Design apb_top, start of the top module:
module apb_top #(parameter DATA_WIDTH = 32 , parameter ADDR_WIDTH = 32) (
		output [DATA_WIDTH-1:0]	PRDATA_o,
		input 					PCLK_i,
		input 					PRESETn_i,
		input [DATA_WIDTH-1:0]	PWRDATA_i,
		input [ADDR_WIDTH-1:0]	PADDR_i,
		input 					PWRITE_i,
		input 					PREADY_i,
		input 					EVENT_i
);
	wire [DATA_WIDTH-1:0]	p_rd_intr, pwrdata_intr, paddr_intr;
	wire 					p_ready_intr, psel_intr, pena_intr, pwrite_intr;				
	apb_master  #(.DATA_WIDTH(DATA_WIDTH), .ADDR_WIDTH(ADDR_WIDTH))  master_inst(
		.PCLK(PCLK_i),
		.PRESETn(PRESETn_i),
		.evnt_trig_i(EVENT_i),
		.data_i(PWRDATA_i),
		.addr_i(PADDR_i),
		.pwrite_i(PWRITE_i),
		.PRDATA(p_rd_intr),
		.PREADY(p_ready_intr),
		.PSEL(psel_intr),
		.PENABLE(pena_intr),
		.PADDR(paddr_intr),
		.PWRDATA(pwrdata_intr),
		.PWRITE(pwrite_intr),
		.PRDATA_o(PRDATA_o)
	);
	APB_slave #(.DATA_WIDTH(DATA_WIDTH), .ADDR_WIDTH(ADDR_WIDTH)) slave_inst(
		.PREADY(PREADY_i),
		.PWRDATA(pwrdata_intr), 
		.PADDR(paddr_intr),
		.PCLK(PCLK_i),
		.PRESETn(PRESETn_i),
		.PWRITE(pwrite_intr),
		.PENABLE(pena_intr),
		.PSEL(psel_intr),
		.PRDATA(p_rd_intr),
		.PREADY_o(p_ready_intr)
	);
endmodule
Size: roughly 4500 cells after synthesis, about 1000 flip-flops, ~45000 um^2 of cells after synthesis.
clock: 4.83 ns
lec_check: 0
abc_area: 1
cap_margin: 10
cell_pad_in_sites_detail_placement: 1
cell_pad_in_sites_global_placement: 3
core_aspect_ratio: 1.43
core_margin: 6
core_utilization: 50
cts_cluster_size: 20
gpl_routability_driven: 0
gpl_timing_driven: 1
hold_slack_margin: -0.05
min_routing_layer: met2
place_density_lb_addon: 0.3
slew_margin: 30
tns_end_percent: 100
run.sh (not shown) runs the stock make flow with config.mk's settings and CLKGATE_MAP_FILE=.
The starting point failed in global placement without I/O (3_1_place_gp_skip_io) on FLW-0024.
Change:
==> flow/config.mk (replaced) <==
export PLATFORM = sky130hd
export DESIGN_NAME = apb_top
export DESIGN_NICKNAME = apb_top
export VERILOG_FILES = /design/flow/design.v
export SDC_FILE = /design/flow/constraint.sdc
export NUM_CORES = 4
export LEC_CHECK = 0
export CAP_MARGIN = 0
export CELL_PAD_IN_SITES_GLOBAL_PLACEMENT = 2
export CORE_MARGIN = 2
export CORE_UTILIZATION = 59
export GPL_TIMING_DRIVEN = 1
export PLACE_DENSITY_LB_ADDON = 0.23
export SLEW_MARGIN = 20
==> flow/constraint.sdc (replaced) <==
create_clock -name core_clock -period 8.88 [get_ports {PCLK_i}]
set_input_delay 1.7760 -clock core_clock [delete_from_list [all_inputs] [get_ports {PCLK_i}]]
set_output_delay 1.7760 -clock core_clock [all_outputs]
set_load 0.01 [all_outputs]
After rerunning: The changed run passed the timing, design-rule and antenna checks. Area after synthesis went down by 11%. Die size decreases by 28%. Synthesized cell count fell by 55%.


apb_top again, from the RTL that the note above started with.
clock: 1.6 ns
lec_check: 0
cap_margin: 20
core_margin: 2
core_utilization: 72
place_density_lb_addon: 0.13
slew_margin: 20
The starting point stopped in global routing (ODB-0269).
Next try:
- ABC_AREA: unset -> 0
- CAP_MARGIN: 20 -> 5
- CTS_CLUSTER_DIAMETER: unset -> 388
- PLACE_DENSITY: unset -> 0.65
- PLACE_DENSITY_LB_ADDON: 0.13 -> unset
- SETUP_SLACK_MARGIN: unset -> -0.07
- clock period: 1.6 -> 3.12 ns (I/O delays scaled with it)
This time the run reached the layout checks and failed them: negative setup slack.
Area after synthesis is unchanged.
Synthesized cell count does not change.
Die size stays the same.
Next try:
- ABC_AREA: 0 -> 1
- CTS_CLUSTER_DIAMETER: 388 -> 95
- SETUP_SLACK_MARGIN: -0.07 -> -0.28
The changed run finished but fails on negative setup slack.
Power came out higher by about 0.5%.
Via count rose by 35%.
Setup slack gains 0.39 ns.
Clock skew barely changes.
Global-route usage went down by 2.7 points.
Count of clock-buffer cells in the layout increases by 7.
Next try:
- ABC_AREA: 1 -> unset
- CTS_CLUSTER_DIAMETER: 95 -> 90
- SETUP_SLACK_MARGIN: -0.28 -> 0.76
=> The changed run ran to the end with violations: negative setup slack. Design area decreases by a few percent. Via count decreases by about a fifth. Sequential power is about the same.


Setup of run 1:
apb_top again, from the RTL that the note above started with.
Settings: LEC_CHECK=0, ABC_AREA=1, CAP_MARGIN=5, CELL_PAD_IN_SITES_DETAIL_PLACEMENT=2, CELL_PAD_IN_SITES_GLOBAL_PLACEMENT=2, CORE_ASPECT_RATIO=1.15, CORE_MARGIN=8, CORE_UTILIZATION=44, CTS_CLUSTER_DIAMETER=57, SLEW_MARGIN=10; clock period 6.0 ns.
Input changes introduced in run 2 (baseline for comparison: run 1):
Settings: PLACE_DENSITY: unset -> 0.77; CORE_MARGIN: 8 -> 2; CELL_PAD_IN_SITES_GLOBAL_PLACEMENT: 2 -> unset; GPL_TIMING_DRIVEN: unset -> 0; CORE_ASPECT_RATIO: 1.15 -> 0.6; ABC_AREA: 1 -> unset; CTS_CLUSTER_DIAMETER: 57 -> 70; CELL_PAD_IN_SITES_DETAIL_PLACEMENT: 2 -> unset; MIN_ROUTING_LAYER: unset -> met1; CORE_UTILIZATION: 44 -> 34; the clock period (ns, I/O delays scaled along): 6.0 -> 7.46.
## What came out
Relative to run 1, global-route track usage on met3 increased by 3.7 points in run 2. Compared run 2 vs run 1, and synthesized area is down in run 2. Between run 1 and run 2, the cell count went down.
The inputs of run 3 differ from those of run 2 as listed below.
Settings: CORE_UTILIZATION: 34 -> 72; SLEW_MARGIN: 10 -> 20; CAP_MARGIN: 5 -> 20; PLACE_DENSITY: 0.77 -> 0.65; CORE_ASPECT_RATIO: 0.6 -> unset; CTS_CLUSTER_DIAMETER: 70 -> unset; SETUP_SLACK_MARGIN: unset -> 0.73; GPL_TIMING_DRIVEN: 0 -> unset; MIN_ROUTING_LAYER: met1 -> unset; the clock period (ns, I/O delays scaled along): 7.46 -> 3.11.
## What came out
Run 3 — worst slew margin relative to its limit 16 points higher, run 2 as reference
The estimated power of run 3 ends up higher than the estimate for run 2.
Against run 2, worst setup slack for register-to-register paths in run 3 came out worse.
Total area of multi-input combinational cells (lower): run 2
[compare] base=run 2 new=run 3: final cycle utilization of the critical path has increased, global-route usage has increased, die size has decreased, data arrival at the endpoint of the critical path has decreased, cell area has increased.
Finished, but not clean: run 3, with setup timing.
Setup changes, run 3 to run 4
Settings: SLEW_MARGIN: 20 -> 30; CTS_CLUSTER_DIAMETER: unset -> 377; SETUP_SLACK_MARGIN: 0.73 -> unset; MIN_ROUTING_LAYER: unset -> met1; CORE_ASPECT_RATIO: unset -> 0.72; PLACE_DENSITY: 0.65 -> unset; PLACE_DENSITY_LB_ADDON: unset -> 0.08; the clock period (ns, I/O delays scaled along): 3.11 -> 3.13.
--- outcome ---
Every stage of run 4 finished as expected; the final checks, on the other hand, flagged setup timing, which means the layout fails.
Run 4 vs run 3 on final critical-path setup slack: run 4 is the lower one.
Summary — wire length of the first global-routing pass, run 4 relative to run 3: lower, by 4.8%.
NOTE: actual transition at the worst max-transition pin in run 4 falls short of that of run 3
PADDR_i[3] as the timing startpoint of the critical path was reported by run 3, and PADDR_i[14] by run 4.
Delta(cell resize tally after clock tree synthesis, run 4 - run 3) < 0
Changes observed in run 4 relative to run 3: part of the power in combinational logic went up 0.2 points; worst ir drop on vdd went down 0.30 mV; non-clock buffer count went down about 11%.


apb_top again, from the RTL that the note above started with.
make LEC_CHECK=0 ABC_AREA=1 CAP_MARGIN=5 CELL_PAD_IN_SITES_GLOBAL_PLACEMENT=2 CORE_ASPECT_RATIO=0.55 CORE_MARGIN=2 CORE_UTILIZATION=44 SLEW_MARGIN=10 finish   # period 6.0 ns
Change:
==> flow/config.mk (replaced) <==
export PLATFORM = sky130hd
export DESIGN_NAME = apb_top
export DESIGN_NICKNAME = apb_top
export VERILOG_FILES = /design/flow/design.v
export SDC_FILE = /design/flow/constraint.sdc
export NUM_CORES = 4
export LEC_CHECK = 0
export CAP_MARGIN = 20
export CORE_MARGIN = 2
export CORE_UTILIZATION = 40
export SLEW_MARGIN = 20
Total power fell by about 2.6%. Worst hold slack improved by 69 ps. Via count fell by about 30%. Fmax drops by 4.3%. Non-clock buffer count falls by 15. Combinational power is lower by 29%. Sequential cell count does not change.
Change:
--- a/flow/config.mk
+++ b/flow/config.mk
@@ -7,5 +7,9 @@
 export LEC_CHECK = 0
+export ABC_AREA = 1
 export CAP_MARGIN = 20
 export CORE_MARGIN = 2
-export CORE_UTILIZATION = 40
+export CORE_UTILIZATION = 72
+export CTS_CLUSTER_DIAMETER = 351
+export CTS_CLUSTER_SIZE = 10
+export SETUP_SLACK_MARGIN = 0.94
 export SLEW_MARGIN = 20
==> flow/constraint.sdc (replaced) <==
create_clock -name core_clock -period 3.17 [get_ports {PCLK_i}]
set_input_delay 0.6340 -clock core_clock [delete_from_list [all_inputs] [get_ports {PCLK_i}]]
set_output_delay 0.6340 -clock core_clock [all_outputs]
set_load 0.01 [all_outputs]
What happened:
- With this change the flow finished with setup timing left
- utilization grows by 45 points
- combinational power goes up to 3.9 times its value
- routed wire length rises by well over a third
- flip-flop count stays the same
Change:
==> flow/config.mk (replaced) <==
export PLATFORM = sky130hd
export DESIGN_NAME = apb_top
export DESIGN_NICKNAME = apb_top
export VERILOG_FILES = /design/flow/design.v
export SDC_FILE = /design/flow/constraint.sdc
export NUM_CORES = 4
export LEC_CHECK = 0
export CAP_MARGIN = 20
export CORE_MARGIN = 2
export CORE_UTILIZATION = 28
export SLEW_MARGIN = 20
==> flow/constraint.sdc (replaced) <==
create_clock -name core_clock -period 8.26 [get_ports {PCLK_i}]
set_input_delay 1.6520 -clock core_clock [delete_from_list [all_inputs] [get_ports {PCLK_i}]]
set_output_delay 1.6520 -clock core_clock [all_outputs]
set_load 0.01 [all_outputs]
Result:
- The new run went through all stages and came out clean
- non-clock buffer count fell by 354
- area after synthesis decreases by 11%
- sequential share of layout area came out higher by 11 points
- hold slack improves by 92 ps
- setup slack improved by 1200 ps
- clock power fell by 61%
Change:
--- a/flow/config.mk
+++ b/flow/config.mk
@@ -9,3 +9,3 @@
 export CORE_MARGIN = 2
-export CORE_UTILIZATION = 28
+export CORE_UTILIZATION = 40
 export SLEW_MARGIN = 20
==> flow/constraint.sdc (replaced) <==
create_clock -name core_clock -period 5.6 [get_ports {PCLK_i}]
set_input_delay 1.1200 -clock core_clock [delete_from_list [all_inputs] [get_ports {PCLK_i}]]
set_output_delay 1.1200 -clock core_clock [all_outputs]
set_load 0.01 [all_outputs]
Result: Non-clock buffer count rose by 30. Core utilization rose by 14 points. Cell area fell by 0.62%. Clock power rose by 49%. Via count barely changes. Cell count fell by 14%. Combinational power rose by 51%.
Power and IR drop assume default switching activity.
